==> v34 <==
Design alu_design, start of the top module:
module alu_design #(parameter W = 8)(
    input clk, rst, mode, ce, cin,
    input [1:0] inp_valid,
    input [7:0] opa, opb,
    input [3:0] cmd,
    output reg err, ov, cout, g, l, e,
    output reg [15:0] res
);
parameter INV_INP = 2'b00, OPA_VALID = 2'b01, OPB_VALID = 2'b10, OPA_AND_OPB_VALID = 2'b11;
reg [7:0] opa_p, opb_p;
reg [3:0] cmd_p;
reg [1:0] valid_p;
reg mode_p, cin_p;
reg [15:0] res_p;
reg cout_p, ov_p, g_p, l_p, e_p, err_p;
always @(posedge clk or posedge rst) begin
    if (rst) begin
        opa_p <= 0;
        opb_p <= 0;
        cmd_p <= 0;
        valid_p <= 0;
        cin_p <= 0;
        mode_p <= 0;
    end else if (ce) begin
        opa_p <= opa;
        opb_p <= opb;
        cmd_p <= cmd;
        valid_p <= inp_valid;
        cin_p <= cin;
        mode_p <= mode;
    end
end
always @(*) begin
    res_p = 0;
    err_p = 0;
    cout_p = 0;
    ov_p = 0;
    g_p = 0;
    l_p = 0;
    e_p = 0;
    if (ce) begin
        if (mode_p == 1) begin
            case (valid_p)
                INV_INP: begin
                    res_p = 0;
                    err_p = 1;
                end
                OPA_VALID: begin
                    case (cmd_p)
                        4'b0100: begin
                            res_p = opa_p + 1;
                            cout_p = res_p[8];
                        end
                        4'b0101: begin
                            res_p = opa_p - 1;
                            ov_p = res_p[8];
                        end
                        default: err_p = 1;
                    endcase
                end
                OPB_VALID: begin
                    case (cmd_p)
                        4'b0110: begin
                            res_p = opb_p + 1;
                            cout_p = res_p[8];
                        end
                        4'b0111: begin
                            res_p = opb_p - 1;
                            ov_p = res_p[8];
                        end
                        default: err_p = 1;
                    endcase
                end
                OPA_AND_OPB_VALID: begin
  ...
make LEC_CHECK=0 CAP_MARGIN=20 CORE_MARGIN=2 CORE_UTILIZATION=65 HOLD_SLACK_MARGIN=0.29 PLACE_DENSITY_LB_ADDON=0.0 SETUP_SLACK_MARGIN=1.63 SLEW_MARGIN=20 TNS_END_PERCENT=5 finish   # period 5.71 ns
run.sh (not shown) runs the stock make flow with config.mk's settings and CLKGATE_MAP_FILE=.
==> v1: changes against v34 <==
- CORE_UTILIZATION: 65 -> 40
- CTS_CLUSTER_DIAMETER: not set -> 238
- HOLD_SLACK_MARGIN: 0.29 -> not set
- PLACE_DENSITY_LB_ADDON: 0.0 -> 0.09
- SETUP_SLACK_MARGIN: 1.63 -> not set
- TNS_END_PERCENT: 5 -> not set
==> flow/constraint.sdc (replaced) <==
create_clock -name core_clock -period 7.0 [get_ports {clk}]
set_input_delay 1.4000 -clock core_clock [delete_from_list [all_inputs] [get_ports {clk}]]
set_output_delay 1.4000 -clock core_clock [all_outputs]
set_load 0.01 [all_outputs]
==> v5: changes against v34 <==
- CAP_MARGIN: 20 -> 10
- CORE_ASPECT_RATIO: not set -> 0.86
- CTS_CLUSTER_DIAMETER: not set -> 49
- CTS_CLUSTER_SIZE: not set -> 80
- GPL_TIMING_DRIVEN: not set -> 1
- HOLD_SLACK_MARGIN: 0.29 -> not set
- MAX_ROUTING_LAYER: not set -> met5
- MIN_ROUTING_LAYER: not set -> met1
- PLACE_DENSITY_LB_ADDON: 0.0 -> 0.04
- SETUP_SLACK_MARGIN: 1.63 -> -0.16
- TNS_END_PERCENT: 5 -> not set
==> flow/constraint.sdc (replaced) <==
create_clock -name core_clock -period 4.93 [get_ports {clk}]
set_input_delay 0.9860 -clock core_clock [delete_from_list [all_inputs] [get_ports {clk}]]
set_output_delay 0.9860 -clock core_clock [all_outputs]
set_load 0.01 [all_outputs]
==> summary of the runs <==
- Clock power is about the same in v1 and v34.
- In v34 the count of clock-buffer cells in the layout is lower than in v1, by 1.
- v1 ran to the end with no violations. v34 finished clean. v5 finished with setup timing left.
- Sequential share of layout area: v34 is lower than v1 (0.34 points).
- The lowest worst setup slack belongs to v5, the highest to v1.
- Of v34 and v1, v34 has the higher non-clock buffer count (gap 53).

* * *

==> 04-13 <==
==> flow/design.v <==
module alu_design #(parameter W = 8)(
    input clk, rst, mode, ce, cin,
    input [1:0] inp_valid,
    input [7:0] opa, opb,
    input [3:0] cmd,
    output reg err, ov, cout, g, l, e,
    output reg [15:0] res
);
parameter INV_INP = 2'b00, OPA_VALID = 2'b01, OPB_VALID = 2'b10, OPA_AND_OPB_VALID = 2'b11;
reg [7:0] opa_p, opb_p;
reg [3:0] cmd_p;
reg [1:0] valid_p;
reg mode_p, cin_p;
reg [15:0] res_p;
reg cout_p, ov_p, g_p, l_p, e_p, err_p;
always @(posedge clk or posedge rst) begin
    if (rst) begin
        opa_p <= 0;
        opb_p <= 0;
        cmd_p <= 0;
        valid_p <= 0;
        cin_p <= 0;
        mode_p <= 0;
    end else if (ce) begin
        opa_p <= opa;
        opb_p <= opb;
        cmd_p <= cmd;
        valid_p <= inp_valid;
        cin_p <= cin;
        mode_p <= mode;
    end
end
always @(*) begin
    res_p = 0;
    err_p = 0;
    cout_p = 0;
    ov_p = 0;
    g_p = 0;
    l_p = 0;
    e_p = 0;
    if (ce) begin
        if (mode_p == 1) begin
            case (valid_p)
                INV_INP: begin
                    res_p = 0;
                    err_p = 1;
                end
                OPA_VALID: begin
                    case (cmd_p)
                        4'b0100: begin
                            res_p = opa_p + 1;
                            cout_p = res_p[8];
                        end
                        4'b0101: begin
                            res_p = opa_p - 1;
                            ov_p = res_p[8];
                        end
                        default: err_p = 1;
                    endcase
                end
                OPB_VALID: begin
                    case (cmd_p)
                        4'b0110: begin
                            res_p = opb_p + 1;
                            cout_p = res_p[8];
                        end
                        4'b0111: begin
                            res_p = opb_p - 1;
                            ov_p = res_p[8];
                        end
                        default: err_p = 1;
                    endcase
                end
                OPA_AND_OPB_VALID: begin
                    case (cmd_p)
                        4'b0000: begin
                            res_p = opa_p + opb_p;
                            cout_p = res_p[8];
                        end
                        4'b0001: begin
                            res_p = opa_p - opb_p;
                            ov_p = res_p[8];
                        end
                        4'b0010: begin
                            res_p = opa_p + opb_p + cin_p;
                            cout_p = res_p[8];
                        end
                        4'b0011: begin
                            res_p = opa_p - opb_p - cin_p;
                            ov_p = res_p[8];
                        end
                        4'b1000: begin
                            g_p = (opa_p > opb_p);
                            l_p = (opa_p < opb_p);
                            e_p = (opa_p == opb_p);
                        end
                        4'b1001: begin
                            res_p = (opa_p + 1) * (opb_p + 1);
                        end
                        4'b1010: begin
                            res_p = (opa_p << 1) * opb_p;
                        end
                        4'b1011: begin
                            res_p = $signed(opa_p) + $signed(opb_p);
                            ov_p = (($signed(opa_p) > 0) && ($signed(opb_p) > 0) && ($signed(res_p[7:0]) < 0)) ||
                                   (($signed(opa_p) < 0) && ($signed(opb_p) < 0) && ($signed(res_p[7:0]) > 0));
                        end
                        4'b1100: begin
                            res_p = $signed(opa_p) - $signed(opb_p);
                            ov_p = (($signed(opa_p) > 0) && ($signed(opb_p) < 0) && ($signed(res_p[7:0]) < 0)) ||
                                   (($signed(opa_p) < 0) && ($signed(opb_p) > 0) && ($signed(res_p[7:0]) > 0));
                        end
                        default: err_p = 1;
                    endcase
                end
                default: err_p = 1;
            endcase
        end else begin
            case (valid_p)
                INV_INP: begin
                    res_p = 0;
                    err_p = 1;
                end
                OPA_VALID: begin
                    case (cmd_p)
                        4'b0110: res_p = ~opa_p;
                        4'b1000: res_p = opa_p >> 1;
                        4'b1001: res_p = opa_p << 1;
                        default: err_p = 1;
                    endcase
                end
                OPB_VALID: begin
                    case (cmd_p)
                        4'b0111: res_p = ~opb_p;
                        4'b1010: res_p = opb_p >> 1;
                        4'b1011: res_p = opb_p << 1;
                        default: err_p = 1;
                    endcase
                end
                OPA_AND_OPB_VALID: begin
                    case (cmd_p)
                        4'b0000: res_p = opa_p & opb_p;
                        4'b0010: res_p = opa_p | opb_p;
                        4'b0001: res_p = ~(opa_p & opb_p);
                        4'b0011: res_p = ~(opa_p | opb_p);
                        4'b0100: res_p = opa_p ^ opb_p;
                        4'b0101: res_p = ~(opa_p ^ opb_p);
                        4'b1100: begin
                            if (|opb_p[7:4]) err_p = 1;
                            else res_p = (opa_p << opb_p[2:0]) | (opa_p >> (8 - opb_p[2:0]));
                        end
                        4'b1101: begin
                            if (|opb_p[7:4]) err_p = 1;
                            else res_p = (opa_p >> opb_p[2:0]) | (opa_p << (8 - opb_p[2:0]));
                        end
                        default: err_p = 1;
                    endcase
                end
                default: err_p = 1;
            endcase
        end
    end
end
always @(posedge clk or posedge rst) begin
    if (rst) begin
        res <= 0;
        cout <= 0;
        ov <= 0;
        g <= 0;
        l <= 0;
        e <= 0;
        err <= 0;
    end else if (ce) begin
        res <= res_p;
        cout <= cout_p;
        ov <= ov_p;
        g <= g_p;
        l <= l_p;
        e <= e_p;
        err <= err_p;
    end
end
endmodule
==> flow/run.sh <==
#!/bin/bash
# the make line also repeats each setting of config.mk as NAME=value (left out here)
make -C /OpenROAD-flow-scripts/flow DESIGN_CONFIG=/design/flow/config.mk WORK_HOME=/design/flow/orfs CLKGATE_MAP_FILE= finish
==> flow/config.mk <==
export PLATFORM = sky130hd
export DESIGN_NAME = alu_design
export DESIGN_NICKNAME = alu_design
export VERILOG_FILES = /design/flow/design.v
export SDC_FILE = /design/flow/constraint.sdc
export NUM_CORES = 4
export LEC_CHECK = 0
export ABC_AREA = 1
export CAP_MARGIN = 20
export CORE_ASPECT_RATIO = 1.87
export CORE_MARGIN = 2
export CORE_UTILIZATION = 72
export CTS_CLUSTER_DIAMETER = 391
export CTS_CLUSTER_SIZE = 99
export SETUP_SLACK_MARGIN = -0.17
export SLEW_MARGIN = 20
export TNS_END_PERCENT = 5
==> flow/constraint.sdc <==
create_clock -name core_clock -period 2.15 [get_ports {clk}]
set_input_delay 0.4300 -clock core_clock [delete_from_list [all_inputs] [get_ports {clk}]]
set_output_delay 0.4300 -clock core_clock [all_outputs]
set_load 0.01 [all_outputs]
==> inputs of 04-23, as changes to 04-13 <==
- ABC_AREA: 1 -> unset
- CORE_ASPECT_RATIO: 1.87 -> unset
- CORE_UTILIZATION: 72 -> 65
- CTS_CLUSTER_DIAMETER: 391 -> 35
- CTS_CLUSTER_SIZE: 99 -> unset
- SETUP_SLACK_MARGIN: -0.17 -> -0.39
- TNS_END_PERCENT: 5 -> unset
==> flow/constraint.sdc (replaced) <==
create_clock -name core_clock -period 5.07 [get_ports {clk}]
set_input_delay 1.0140 -clock core_clock [delete_from_list [all_inputs] [get_ports {clk}]]
set_output_delay 1.0140 -clock core_clock [all_outputs]
set_load 0.01 [all_outputs]
==> inputs of 03-02, as changes to 04-13 <==
- ABC_AREA: 1 -> unset
- CELL_PAD_IN_SITES_GLOBAL_PLACEMENT: unset -> 3
- CORE_ASPECT_RATIO: 1.87 -> 1.71
- CORE_MARGIN: 2 -> 4
- CORE_UTILIZATION: 72 -> 40
- CTS_CLUSTER_DIAMETER: 391 -> 395
- CTS_CLUSTER_SIZE: 99 -> 26
- GPL_TIMING_DRIVEN: unset -> 0
- SETUP_SLACK_MARGIN: -0.17 -> unset
- TNS_END_PERCENT: 5 -> unset
==> flow/constraint.sdc (replaced) <==
create_clock -name core_clock -period 7.0 [get_ports {clk}]
set_input_delay 1.4000 -clock core_clock [delete_from_list [all_inputs] [get_ports {clk}]]
set_output_delay 1.4000 -clock core_clock [all_outputs]
set_load 0.01 [all_outputs]
==> changes_impl.md <==
### Physical design

* Die Width at between 90 and 100 µm
* Adder-cell share of the synthesized area at 0.2698
* Core area at 14,880 µm²
* Chip area at 16,360 µm²
* Err: [ERROR DPL-0033] detailed placement checks failed during check placement.
* Die H at 173.2 µm
* Last stage reached: 4_1_cts
* Run status: stopped before the end
* Synth top cell by count: nand2_1
* Setup slack at placement at -3.179 ns
* Post-synth top area cell: nand2_1
(the above is from 04-13)
==> changes_impl.md <==
### Metrics

* Blocking Checks: setup timing
* Final Setup Violations at 9
* Setup slack after layout at -0.4180 ns
* Adder-cell share of the synthesized area at 0.2682
* Run status: complete, but fails checks
* Chip area at approximately 18,000 µm²
(the above is from 04-23)
==> changes_impl.md <==
### Metrics

* Post-synth top area cell: fa_1
* Chip area at 30,530 µm²
* Core area at 27,280 µm²
* Adder-cell share of the synthesized area at 0.2682
* Run status: finished clean
* Synth top cell by count: nor2_1
* Setup slack at placement at -2.068 ns
(the above is from 03-02)
Power and IR drop assume default switching activity.
